==> flow/design.v (excerpt) <==
module breakout(
    input logic clk,
    input logic right,
    input logic left,
    input logic reset,
    output logic [2:0] red,
    output logic [2:0] green,
    output logic [2:0] blue,
    output logic hsync,
    output logic vsync
    );
Size in the first run: about 1700 cells after synthesis, about 11000 um2 of cells after synthesis.
==> flow/config.mk <==
export PLATFORM = sky130hd
export DESIGN_NAME = breakout
export DESIGN_NICKNAME = breakout
export VERILOG_FILES = /design/flow/design.v
export SDC_FILE = /design/flow/constraint.sdc
export NUM_CORES = 4
export LEC_CHECK = 0
export ABC_AREA = 1
export CAP_MARGIN = 20
export CORE_MARGIN = 2
export CORE_UTILIZATION = 71
export PLACE_DENSITY = 0.39
export SLEW_MARGIN = 20
export TNS_END_PERCENT = 15
==> flow/constraint.sdc <==
create_clock -name core_clock -period 3.76 [get_ports {clk}]
set_input_delay 0.7520 -clock core_clock [delete_from_list [all_inputs] [get_ports {clk}]]
set_output_delay 0.7520 -clock core_clock [all_outputs]
set_load 0.01 [all_outputs]
run.sh (not shown) runs the stock make flow with config.mk's settings and CLKGATE_MAP_FILE=.
The baseline completed and failed the layout checks on setup timing.
Next try:
--- a/flow/config.mk
+++ b/flow/config.mk
@@ -6,9 +6,6 @@
 export NUM_CORES = 4
 export LEC_CHECK = 0
-export ABC_AREA = 1
 export CAP_MARGIN = 20
 export CORE_MARGIN = 2
-export CORE_UTILIZATION = 71
-export PLACE_DENSITY = 0.39
+export CORE_UTILIZATION = 40
 export SLEW_MARGIN = 20
-export TNS_END_PERCENT = 15
==> flow/constraint.sdc (replaced) <==
create_clock -name core_clock -period 6.49 [get_ports {clk}]
set_input_delay 1.2980 -clock core_clock [delete_from_list [all_inputs] [get_ports {clk}]]
set_output_delay 1.2980 -clock core_clock [all_outputs]
set_load 0.01 [all_outputs]
This time the run went through all stages and came out clean.
Hold slack improves by 0.012 ns.
Combinational power goes down by 56%.
Area after synthesis came out lower by 10%.
First-iteration DRC count came out lower by 58%.
Power went down by 42%.
Cell count came out lower by 26%.
Sequential power went down by 41%.
Utilization drops by 41 points.
Via count shrinks by 31%.
Worst setup slack improved by 0.83 ns.
Clock power falls by 38%.
Next try:
--- a/flow/config.mk
+++ b/flow/config.mk
@@ -6,6 +6,7 @@
 export NUM_CORES = 4
 export LEC_CHECK = 0
-export CAP_MARGIN = 20
+export CAP_MARGIN = 35
 export CORE_MARGIN = 2
 export CORE_UTILIZATION = 40
-export SLEW_MARGIN = 20
+export HOLD_SLACK_MARGIN = 0.3
+export SLEW_MARGIN = 35
==> flow/constraint.sdc (replaced) <==
create_clock -name core_clock -period 4.52 [get_ports {clk}]
set_input_delay 0.9040 -clock core_clock [delete_from_list [all_inputs] [get_ports {clk}]]
set_output_delay 0.9040 -clock core_clock [all_outputs]
set_load 0.01 [all_outputs]
With this change the flow finished but fails on setup timing.
Cell count increases by a few percent.
Final area increases by a few percent.
Wire length increases by a few percent.
Total power increases by well over a third.

========
Starting RTL as in the previous note.
clock: 1.37 ns
lec_check: 0
abc_area: 1
cap_margin: 20
core_margin: 2
core_utilization: 72
cts_cluster_diameter: 91
cts_cluster_size: 78
place_density_lb_addon: 0.09
setup_slack_margin: 0.41
slew_margin: 20
The baseline aborted during clock tree synthesis, error DPL-0038.
Then changed:
CTS_CLUSTER_DIAMETER = unset   (was 91)
CTS_CLUSTER_SIZE = unset   (was 78)
PLACE_DENSITY_LB_ADDON = 0.02   (was 0.09)
SETUP_SLACK_MARGIN = unset   (was 0.41)
clock period = 3.61 ns   (was 1.37 ns; I/O delays follow)
Outcome: This time the run finished but failed the layout checks on negative setup slack. Die size stays the same. Synthesized cell count is unchanged. Area after synthesis stays the same.
Then changed:
ABC_AREA = unset   (was 1)
CORE_UTILIZATION = 22   (was 72)
PLACE_DENSITY_LB_ADDON = unset   (was 0.02)
clock period = 12.5 ns   (was 3.61 ns; I/O delays follow)
This time the run went through all stages and came out clean. Setup slack improved by 5.8 ns. Final area went down by 16%. Cell count drops by about 12%. Non-clock buffer count drops by 137. Clock power goes down by about 70%. Die area is higher to 2.9 times its value. Total power goes down by 73%. Synthesized cell count decreases by about 30%.
Then changed:
CORE_UTILIZATION = 47   (was 22)
clock period = 6.49 ns   (was 12.5 ns; I/O delays follow)
Outcome:
- The changed run produced a clean layout
- sequential share of layout area grows by 0.96 points
- global-route usage went up by 13 points
- wire length went down by 3.6%
- utilization climbs by 27 points
- clock power went up by 110%
- die size decreases by 52%
- total power grows by 97%
- design area falls by 3.3%
Then changed:
CORE_UTILIZATION = 72   (was 47)
CTS_CLUSTER_DIAMETER = 375   (was unset)
CTS_CLUSTER_SIZE = 98   (was unset)
clock period = 8.83 ns   (was 6.49 ns; I/O delays follow)
Result: Flip-flop count is unchanged. Routed wire length fell by 1.7%. Via count climbs by 4.0%. Worst hold slack barely changes. Synthesized area does not change. Non-clock buffer count does not change.

========
Starting RTL as in the previous note.
## breakout
module breakout(
    input logic clk,
    input logic right,
    input logic left,
    input logic reset,
    output logic [2:0] red,
    output logic [2:0] green,
    output logic [2:0] blue,
    output logic hsync,
    output logic vsync
    );
logic [9:0] xpos;
logic [9:0] ypos;
vga signal_generator_inst(clk, reset, hsync, vsync, xpos, ypos);
game game_inst(clk, xpos, ypos, right, left, reset, red, green, blue);                                                                  
endmodule
Settings: LEC_CHECK=0, CAP_MARGIN=10, CELL_PAD_IN_SITES_DETAIL_PLACEMENT=2, CORE_ASPECT_RATIO=0.66, CORE_MARGIN=8, CORE_UTILIZATION=31, GPL_ROUTABILITY_DRIVEN=0, GPL_TIMING_DRIVEN=1, HOLD_SLACK_MARGIN=0.3, SETUP_SLACK_MARGIN=2.81, SLEW_MARGIN=15; clock period 11.5 ns.
The baseline produced a clean layout.
==> next run, changes <==
==> flow/config.mk (replaced) <==
export PLATFORM = sky130hd
export DESIGN_NAME = breakout
export DESIGN_NICKNAME = breakout
export VERILOG_FILES = /design/flow/design.v
export SDC_FILE = /design/flow/constraint.sdc
export NUM_CORES = 4
export LEC_CHECK = 0
export ABC_AREA = 1
export CAP_MARGIN = 20
export CORE_MARGIN = 2
export CORE_UTILIZATION = 67
export SLEW_MARGIN = 20
==> flow/constraint.sdc (replaced) <==
create_clock -name core_clock -period 5.17 [get_ports {clk}]
set_input_delay 1.0340 -clock core_clock [delete_from_list [all_inputs] [get_ports {clk}]]
set_output_delay 1.0340 -clock core_clock [all_outputs]
set_load 0.01 [all_outputs]
=>
- clock skew went up by 0.0050 ns
- non-clock buffer count went up by 12
- power went up by well over a third
- routed wire length went down by about a fifth
- register-to-register slack loses 6.0 ns
- die area went down by well over a third
- setup slack loses 3.8 ns
==> next run, changes <==
--- a/flow/config.mk
+++ b/flow/config.mk
@@ -9,4 +9,6 @@
 export CAP_MARGIN = 20
 export CORE_MARGIN = 2
-export CORE_UTILIZATION = 67
+export CORE_UTILIZATION = 72
+export CTS_CLUSTER_SIZE = 97
+export SETUP_SLACK_MARGIN = 0.91
 export SLEW_MARGIN = 20
==> flow/constraint.sdc (replaced) <==
create_clock -name core_clock -period 3.79 [get_ports {clk}]
set_input_delay 0.7580 -clock core_clock [delete_from_list [all_inputs] [get_ports {clk}]]
set_output_delay 0.7580 -clock core_clock [all_outputs]
set_load 0.01 [all_outputs]
The new run finished with negative setup slack left.
Clock skew stays flat.
Wire length goes up by about 21%.
Synthesized cell count does not change.
==> next run, changes <==
--- a/flow/config.mk
+++ b/flow/config.mk
@@ -8,6 +8,8 @@
 export ABC_AREA = 1
 export CAP_MARGIN = 20
+export CORE_ASPECT_RATIO = 0.5
 export CORE_MARGIN = 2
 export CORE_UTILIZATION = 72
+export CTS_CLUSTER_DIAMETER = 397
 export CTS_CLUSTER_SIZE = 97
 export SETUP_SLACK_MARGIN = 0.91
=> The changed run never finished: it broke off in 5_1_grt, error GRT-0232; die size is higher by 0.37%; synthesized cell count does not change; synthesized area is unchanged.
==> next run, changes <==
--- a/flow/config.mk
+++ b/flow/config.mk
@@ -11,6 +11,6 @@
 export CORE_MARGIN = 2
 export CORE_UTILIZATION = 72
-export CTS_CLUSTER_DIAMETER = 397
-export CTS_CLUSTER_SIZE = 97
-export SETUP_SLACK_MARGIN = 0.91
+export CTS_CLUSTER_DIAMETER = 375
+export CTS_CLUSTER_SIZE = 98
 export SLEW_MARGIN = 20
+export TNS_END_PERCENT = 10
==> flow/constraint.sdc (replaced) <==
create_clock -name core_clock -period 6.36 [get_ports {clk}]
set_input_delay 1.2720 -clock core_clock [delete_from_list [all_inputs] [get_ports {clk}]]
set_output_delay 1.2720 -clock core_clock [all_outputs]
set_load 0.01 [all_outputs]
This time the run went through all stages and came out clean.
Die area does not change.
Synthesized area stays the same.
Synthesized cell count does not change.
==> next run, changes <==
--- a/flow/config.mk
+++ b/flow/config.mk
@@ -8,9 +8,7 @@
 export ABC_AREA = 1
 export CAP_MARGIN = 20
-export CORE_ASPECT_RATIO = 0.5
 export CORE_MARGIN = 2
 export CORE_UTILIZATION = 72
-export CTS_CLUSTER_DIAMETER = 375
-export CTS_CLUSTER_SIZE = 98
+export CTS_CLUSTER_SIZE = 10
+export HOLD_SLACK_MARGIN = 0.26
 export SLEW_MARGIN = 20
-export TNS_END_PERCENT = 10
==> flow/constraint.sdc (replaced) <==
create_clock -name core_clock -period 3.79 [get_ports {clk}]
set_input_delay 0.7580 -clock core_clock [delete_from_list [all_inputs] [get_ports {clk}]]
set_output_delay 0.7580 -clock core_clock [all_outputs]
set_load 0.01 [all_outputs]
- The new run completed and failed the layout checks on negative setup slack
- design area is higher by 11%
- total power came out higher by 69%
- die area goes down by 0.37%
- global-route usage increases by 1.4 points
- non-clock buffer count grows by 131

========
old:
breakout again, from the RTL that the note above started with.
Settings: LEC_CHECK=0, CAP_MARGIN=20, CORE_MARGIN=2, CORE_UTILIZATION=59, CTS_CLUSTER_DIAMETER=259, CTS_CLUSTER_SIZE=100, SLEW_MARGIN=20, TNS_END_PERCENT=10; clock period 8.0 ns.
old: flow completed, timing, DRC and antenna clean
#### Input delta (new over old)
diff --git a/flow/config.mk b/flow/config.mk
--- a/flow/config.mk
+++ b/flow/config.mk
@@ -7,2 +7,3 @@
 export LEC_CHECK = 0
+export ABC_AREA = 1
 export CAP_MARGIN = 20
@@ -10,4 +11,5 @@
 export CORE_UTILIZATION = 59
-export CTS_CLUSTER_DIAMETER = 259
+export CTS_CLUSTER_DIAMETER = 188
 export CTS_CLUSTER_SIZE = 100
+export SETUP_SLACK_MARGIN = 1.94
 export SLEW_MARGIN = 20
### Flow results
- Summary of new over old: first-iteration DRC count +about 55%, standard cell area after detailed placement +0.0012 mm², number of nets produced by synthesis +40%, path depth of the worst reg2reg path +7, tightest hold margin -5.4 ps.
- Taking new over old, the final wirelength ratio works out to 1.2.
- Diff new and old: number of antenna violations at the first check in global routing higher in old
- Changes observed in new relative to old: fmax saw an increase, combinational logic power went up, area of the synthesized netlist per yosys stat higher.
- Clock-buffer cell count of old is on par with new.
No activity file was given, so power comes from the tool's default toggle rates.
